## run 1
Design AMBA_AXI_ram, start of the top module:
module AMBA_AXI_ram
#(
	parameter ID_WIDTH = 4,
	parameter ADDR_WIDTH = 8,
	parameter DATA_WIDTH = 16,
	parameter BRESP_WIDTH = 3,
	parameter WR_MEM_DELAY = 0,
	parameter RD_MEM_DELAY = 0
)
(
	clk,
	rst_n,
	s_axi_awvalid,
	s_axi_awready,
	s_axi_awid,
	s_axi_awaddr,
	s_axi_awlen,
	s_axi_awsize,
	s_axi_awburst, 							 
	s_axi_wvalid,
	s_axi_wready,
	s_axi_wdata,
	s_axi_wstrb, 
	s_axi_wlast,
	s_axi_bvalid,
	s_axi_bready,
	s_axi_bid,
	s_axi_bresp,
	s_axi_arvalid,
	s_axi_arready,
	s_axi_arid,
	s_axi_araddr,
	s_axi_arlen,
	s_axi_arsize,
	s_axi_arburst,
	s_axi_rvalid,
	s_axi_rready,
	s_axi_rid,
	s_axi_rdata,
	s_axi_rresp,
	s_axi_rlast
);
Size: ~7200 cells after synthesis, ~95000 um2 of cells after synthesis.
export LEC_CHECK = 0
export ABC_AREA = 0
export CAP_MARGIN = 20
export CORE_MARGIN = 2
export CORE_UTILIZATION = 49
export GPL_ROUTABILITY_DRIVEN = 0
export GPL_TIMING_DRIVEN = 0
export PLACE_DENSITY_LB_ADDON = 0.15
export SLEW_MARGIN = 20
create_clock -name core_clock -period 5.5 [get_ports {clk}]
run.sh (not shown) runs the stock make flow with config.mk's settings and CLKGATE_MAP_FILE=.
Run 1 never completed, since it errored out during 5_1_grt.
[inputs] run 2 vs run 1
- an added CORE_ASPECT_RATIO of 1.88
- an added CELL_PAD_IN_SITES_GLOBAL_PLACEMENT of 1
- an added TNS_END_PERCENT of 35
- a deleted ABC_AREA that had been 0
- an added CTS_CLUSTER_SIZE of 73
- a change of CORE_UTILIZATION from 49 to 56
- a deleted PLACE_DENSITY_LB_ADDON that had been 0.15
- an added PLACE_DENSITY of 0.38
- a deleted GPL_TIMING_DRIVEN that had been 0
- a deleted GPL_ROUTABILITY_DRIVEN that had been 0
- an added HOLD_SLACK_MARGIN of 0.28
- an added CTS_CLUSTER_DIAMETER of 322
Findings:
From run 1 to run 2 the numbers moved as follows: die area fell about 12%; post-placement cell count fell by 570.
Run 2: aborted in 5_1_grt (tool error)
Share of synthesized cell area in and-or and or-and compound cells: run 1 vs run 2 identical
Run 2 against run 1; area after detailed placement is down by a few percent.
Max number of H-tree levels across run 2 and run 1: run 1
Run 2 and run 1 ended up with roughly the same synthesized area.
Run 2 vs run 1, horizontal die dimension went down by about 30%.
What run 3 does differently from run 2 at the input level:
- removing CTS_CLUSTER_DIAMETER (formerly 322)
- setting SETUP_SLACK_MARGIN to -0.35 for the first time
- removing HOLD_SLACK_MARGIN (formerly 0.28)
- changing CTS_CLUSTER_SIZE from 73 to 57
- changing CORE_UTILIZATION from 56 to 65
- removing CORE_ASPECT_RATIO (formerly 1.88)
- removing CELL_PAD_IN_SITES_GLOBAL_PLACEMENT (formerly 1)
- removing PLACE_DENSITY (formerly 0.38)
- removing TNS_END_PERCENT (formerly 35)
- changing the clock period (ns, I/O delays scaled along) from 5.5 to 3.72
Findings:
Complete run, failing final checks: run 3, reason negative setup slack.
Against run 2 as the reference, run 3 delivers a higher total instance count after detailed placement.
Run 3 against run 2: number of standard cells reported by yosys held steady; x dimension of the die grew by about 27%; synthesized cell count held steady; core region area shrank by about 14%.
Looking only at starting density of the core, and setting everything else aside, the lower value of run 3 and run 2 goes to run 2.
Taking run 2 as the reference, in run 3 xor/xnor cell area share of the yosys netlist now sits at about the same level, placement row count now sits lower, fraction of synthesized area in multiplexers now sits at about the same level.
Going from run 2 to run 3, post-placement cell area grew by a few percent.
Number of clock buffers inserted by TritonCTS (lower): run 2
The inputs of run 4 differ from those of run 3 as listed below.
- an added TNS_END_PERCENT of 10
- a change of CORE_UTILIZATION from 65 to 66
- a deleted CTS_CLUSTER_SIZE that had been 57
- a deleted SETUP_SLACK_MARGIN that had been -0.35
- an added PLACE_DENSITY of 0.36
- a change of the clock period (ns, I/O delays scaled along) from 3.72 to 2.2
Results
As for a clean layout from run 3 and run 4, there is none.
What the final checks of run 3 revealed, after a flow that finished every stage, was a layout that fails on negative setup slack.
Run 4 did not finish: a tool error stopped it during 5_1_grt.
Changes observed in run 4 relative to run 3: detailed placer's ending HPWL now larger; starting utilization of the core area now larger; setup fix buffers added after clock tree synthesis now larger; die size now smaller; number of placed instances with taps included now larger.
Relative to run 3, the quantity of gates resized following cts of run 4 is higher by 308.
Edits applied to the flow inputs when going from run 4 to run 5:
- an added CTS_CLUSTER_SIZE of 99
- an added ABC_AREA of 1
- a change of the clock period (ns, I/O delays scaled along) from 2.2 to 1.74
- From the logs: run 5 reached the end of the flow and failed the layout checks with negative setup slack.
- Compared with run 4, run 5 shows post-CTS repair timing setup buffer count that has gone down by more than 10%.
- Between run 4 and run 5, placed wire-length estimate is higher for run 4, run 5 comes in under that.
- Diff run 4 and run 5: post-placement setup slack higher in run 5
- Number of cells after detailed placement grows by more than a quarter when moving from run 4 to run 5.
- Higher chip area line of the yosys report goes to run 5 over run 4.
- Row floorplan die area: run 5 higher / run 4 lower
- When the final numbers for run 4 and run 5 were put side by side, the post-synthesis sequential area ratio turned out to be greater in run 4.
- Delta(total cell area at the placement stage, run 5 - run 4) < 0
- Run 5 vs. run 4: gate count of the mapped netlist higher.
- Relative to run 4, summed instance area of the synthesized netlist has increased by about 0.8% in run 5.


Starting RTL as in the previous note.
## AMBA_AXI_ram
module AMBA_AXI_ram
#(
	parameter ID_WIDTH = 4,
	parameter ADDR_WIDTH = 8,
	parameter DATA_WIDTH = 16,
	parameter BRESP_WIDTH = 3,
	parameter WR_MEM_DELAY = 0,
	parameter RD_MEM_DELAY = 0
)
(
	clk,
	rst_n,
	s_axi_awvalid,
	s_axi_awready,
	s_axi_awid,
	s_axi_awaddr,
	s_axi_awlen,
	s_axi_awsize,
	s_axi_awburst, 							 
	s_axi_wvalid,
	s_axi_wready,
	s_axi_wdata,
	s_axi_wstrb, 
	s_axi_wlast,
	s_axi_bvalid,
	s_axi_bready,
	s_axi_bid,
	s_axi_bresp,
	s_axi_arvalid,
	s_axi_arready,
	s_axi_arid,
	s_axi_araddr,
	s_axi_arlen,
	s_axi_arsize,
	s_axi_arburst,
	s_axi_rvalid,
	s_axi_rready,
	s_axi_rid,
	s_axi_rdata,
	s_axi_rresp,
	s_axi_rlast
);
==> flow/config.mk <==
export PLATFORM = sky130hd
export DESIGN_NAME = AMBA_AXI_ram
export DESIGN_NICKNAME = AMBA_AXI_ram
export VERILOG_FILES = /design/flow/design.v
export SDC_FILE = /design/flow/constraint.sdc
export NUM_CORES = 4
export LEC_CHECK = 0
export CAP_MARGIN = 10
export CELL_PAD_IN_SITES_GLOBAL_PLACEMENT = 2
export CORE_ASPECT_RATIO = 0.81
export CORE_MARGIN = 2
export CORE_UTILIZATION = 40
export MAX_ROUTING_LAYER = met4
export SLEW_MARGIN = 20
export TNS_END_PERCENT = 40
==> flow/constraint.sdc <==
create_clock -name core_clock -period 6.16 [get_ports {clk}]
set_input_delay 1.2320 -clock core_clock [delete_from_list [all_inputs] [get_ports {clk}]]
set_output_delay 1.2320 -clock core_clock [all_outputs]
set_load 0.01 [all_outputs]
The starting point finished clean.
Rerun with:
Settings changed: CAP_MARGIN 10 to 20, CELL_PAD_IN_SITES_GLOBAL_PLACEMENT 2 to default, CORE_ASPECT_RATIO 0.81 to default, CORE_UTILIZATION 40 to 57, MAX_ROUTING_LAYER met4 to default, TNS_END_PERCENT 40 to default.
Clock period 6.16 ns to 2.52 ns, I/O delays scaled along.
Result: With this change the flow finished but fails on negative setup slack; wire length drops by 0.61%; global-route usage climbs by 18 points; sequential power climbs by 150%.
Rerun with:
Settings changed: CORE_UTILIZATION 57 to 47.
Clock period 2.52 ns to 5.19 ns, I/O delays scaled along.
Outcome: This time the run finished with timing, DRC and antenna clean; combinational power decreases by well over a third; fmax came out lower by a quarter to a third; total power shrinks by well over a third; die size came out higher by about a fifth.


Starting RTL as in the previous note.
clock: 5.19 ns
lec_check: 0
cap_margin: 20
core_margin: 2
core_utilization: 40
slew_margin: 20
The starting point finished clean.
==> next run, changes <==
- CORE_UTILIZATION: 40 -> 65
- CTS_CLUSTER_SIZE: unset -> 57
- SETUP_SLACK_MARGIN: unset -> 1.41
- clock period: 5.19 -> 5.5 ns (I/O delays scaled with it)
After rerunning: Total power fell by 6.8%; via count rose by 5.0%; final area fell by 2.1%; clock power fell by about 10%; global-route usage rose by 22 points.
==> next run, changes <==
- CORE_UTILIZATION: 65 -> 66
- CTS_CLUSTER_SIZE: 57 -> unset
- SETUP_SLACK_MARGIN: 1.41 -> unset
- clock period: 5.5 -> 2.99 ns (I/O delays scaled with it)
This time the run never finished: it broke off in 5_1_grt, error GRT-0116.
Die size falls by 1.5%.
Synthesized cell count does not change.
Area after synthesis does not change.
==> next run, changes <==
- CORE_UTILIZATION: 66 -> 57
- CTS_CLUSTER_SIZE: unset -> 11
- TNS_END_PERCENT: unset -> 20
- clock period: 2.99 -> 2.89 ns (I/O delays scaled with it)
Outcome:
- The new run completed, yet does not pass: setup timing
- area after synthesis stays the same
- die area is higher by about a fifth
- synthesized cell count stays the same


Setup of north:
Starting RTL as in the previous note.
Settings: LEC_CHECK=0, ABC_AREA=0, CAP_MARGIN=40, CELL_PAD_IN_SITES_DETAIL_PLACEMENT=1, CORE_MARGIN=2, CORE_UTILIZATION=67, CTS_CLUSTER_DIAMETER=57, GPL_TIMING_DRIVEN=1, MAX_ROUTING_LAYER=met5, PLACE_DENSITY_LB_ADDON=0.23, SETUP_SLACK_MARGIN=1.92, SLEW_MARGIN=35, TNS_END_PERCENT=40; clock period 8.15 ns.
Status: north FAILED at global routing (5_1_grt) (tool error)
### north -> south
Settings: SLEW_MARGIN: 35 -> 20; PLACE_DENSITY_LB_ADDON: 0.23 -> unset; CORE_UTILIZATION: 67 -> 58; GPL_TIMING_DRIVEN: 1 -> unset; SETUP_SLACK_MARGIN: 1.92 -> unset; TNS_END_PERCENT: 40 -> 15; CELL_PAD_IN_SITES_DETAIL_PLACEMENT: 1 -> unset; CAP_MARGIN: 40 -> 20; CTS_CLUSTER_DIAMETER: 57 -> 69; CORE_ASPECT_RATIO: unset -> 0.87; ABC_AREA: 0 -> unset; the clock period (ns, I/O delays scaled along): 8.15 -> 4.02.
==> comparison <==
south ran in full, but the layout does not pass; the checks complain about negative setup slack. From north to south the numbers moved as follows: total cell area at the placement stage saw an increase; final weighted congestion of routability-driven global placement saw a decrease; total half-perimeter wirelength after legalization and detailed placement saw a decrease. | post-place setup slack | south vs north | worse |. Chip area went up by more than 10% going from north to south. On buffers inserted during post-CTS setup optimization, south tracks north almost exactly.


AMBA_AXI_ram again, from the RTL that the note above started with.
clock: 5.5 ns
lec_check: 0
abc_area: 0
cap_margin: 20
core_margin: 2
core_utilization: 49
cts_cluster_diameter: 298
gpl_routability_driven: 0
gpl_timing_driven: 1
place_density_lb_addon: 0.15
setup_slack_margin: 0.69
slew_margin: 20
tns_end_percent: 20
The starting point finished with timing, DRC and antenna clean.
Change:
==> flow/config.mk (replaced) <==
export PLATFORM = sky130hd
export DESIGN_NAME = AMBA_AXI_ram
export DESIGN_NICKNAME = AMBA_AXI_ram
export VERILOG_FILES = /design/flow/design.v
export SDC_FILE = /design/flow/constraint.sdc
export NUM_CORES = 4
export LEC_CHECK = 0
export CAP_MARGIN = 20
export CORE_MARGIN = 2
export CORE_UTILIZATION = 65
export CTS_CLUSTER_SIZE = 57
export HOLD_SLACK_MARGIN = 0.3
export SETUP_SLACK_MARGIN = 0.97
export SLEW_MARGIN = 20
==> flow/constraint.sdc (replaced) <==
create_clock -name core_clock -period 3.8 [get_ports {clk}]
set_input_delay 0.7600 -clock core_clock [delete_from_list [all_inputs] [get_ports {clk}]]
set_output_delay 0.7600 -clock core_clock [all_outputs]
set_load 0.01 [all_outputs]
Effect:
- Now the flow did not get past 5_1_grt (GRT-0232)
- die size drops by 24%
- synthesized area does not change
- synthesized cell count does not change
Change:
--- a/flow/config.mk
+++ b/flow/config.mk
@@ -7,0 +8 @@
+export ABC_AREA = 1
@@ -8,0 +10 @@
+export CORE_ASPECT_RATIO = 0.87
@@ -10,4 +12,4 @@
-export CORE_UTILIZATION = 65
-export CTS_CLUSTER_SIZE = 57
-export HOLD_SLACK_MARGIN = 0.3
-export SETUP_SLACK_MARGIN = 0.97
+export CORE_UTILIZATION = 70
+export CTS_CLUSTER_DIAMETER = 69
+export CTS_CLUSTER_SIZE = 20
+export MAX_ROUTING_LAYER = met5
@@ -14,0 +17 @@
+export TNS_END_PERCENT = 15
==> flow/constraint.sdc (replaced) <==
create_clock -name core_clock -period 4.08 [get_ports {clk}]
set_input_delay 0.8160 -clock core_clock [delete_from_list [all_inputs] [get_ports {clk}]]
set_output_delay 0.8160 -clock core_clock [all_outputs]
set_load 0.01 [all_outputs]
What happened:
- The changed run finished with timing, DRC and antenna clean
- die area drops by 6.3%
- synthesized area climbs by 0.83%
- synthesized cell count climbs by 68%


## the baseline
AMBA_AXI_ram again, from the RTL that the note above started with.
Settings: LEC_CHECK=0, ABC_AREA=1, CAP_MARGIN=20, CORE_ASPECT_RATIO=0.87, CORE_MARGIN=2, CORE_UTILIZATION=70, CTS_CLUSTER_DIAMETER=43, CTS_CLUSTER_SIZE=20, MAX_ROUTING_LAYER=met5, SETUP_SLACK_MARGIN=1.0, SLEW_MARGIN=20, TNS_END_PERCENT=15; clock period 4.08 ns.
diff inputs: the baseline => the candidate
Settings: changing CORE_UTILIZATION from 70 to 53; changing TNS_END_PERCENT from 15 to 10; removing CTS_CLUSTER_DIAMETER (formerly 43); removing SETUP_SLACK_MARGIN (formerly 1.0); setting PLACE_DENSITY_LB_ADDON to 0.0 for the first time; removing CTS_CLUSTER_SIZE (formerly 20); removing CORE_ASPECT_RATIO (formerly 0.87); removing ABC_AREA (formerly 1); removing MAX_ROUTING_LAYER (formerly met5); changing the clock period (ns, I/O delays scaled along) from 4.08 to 2.92.
The candidate finished all stages; however, its layout fails the closing checks, the failures being setup timing. Of the two values seen for main logic family after synthesis, simple AND/OR/NAND/NOR gates was produced by the baseline and multiplexers by the candidate. The candidate vs the baseline, combinational share of power went up by 5.7 points. Critical path depth sits lower in the candidate than in the baseline. In the candidate, number of inserted diodes is higher than in the baseline. Relative to the baseline, final design area excluding fillers increased by about 15% in the candidate. [compare] base=the baseline new=the candidate: total leakage power increased about 14%, wire length rose by about 70%. Of the two values seen for timing endpoint of the critical path, s_axi_rdata[8]$_DFFE_PN0P_ was produced by the candidate and s_axi_rdata[2]$_DFFE_PN0P_ by the baseline.
Power is estimated from default activity; no workload was simulated.
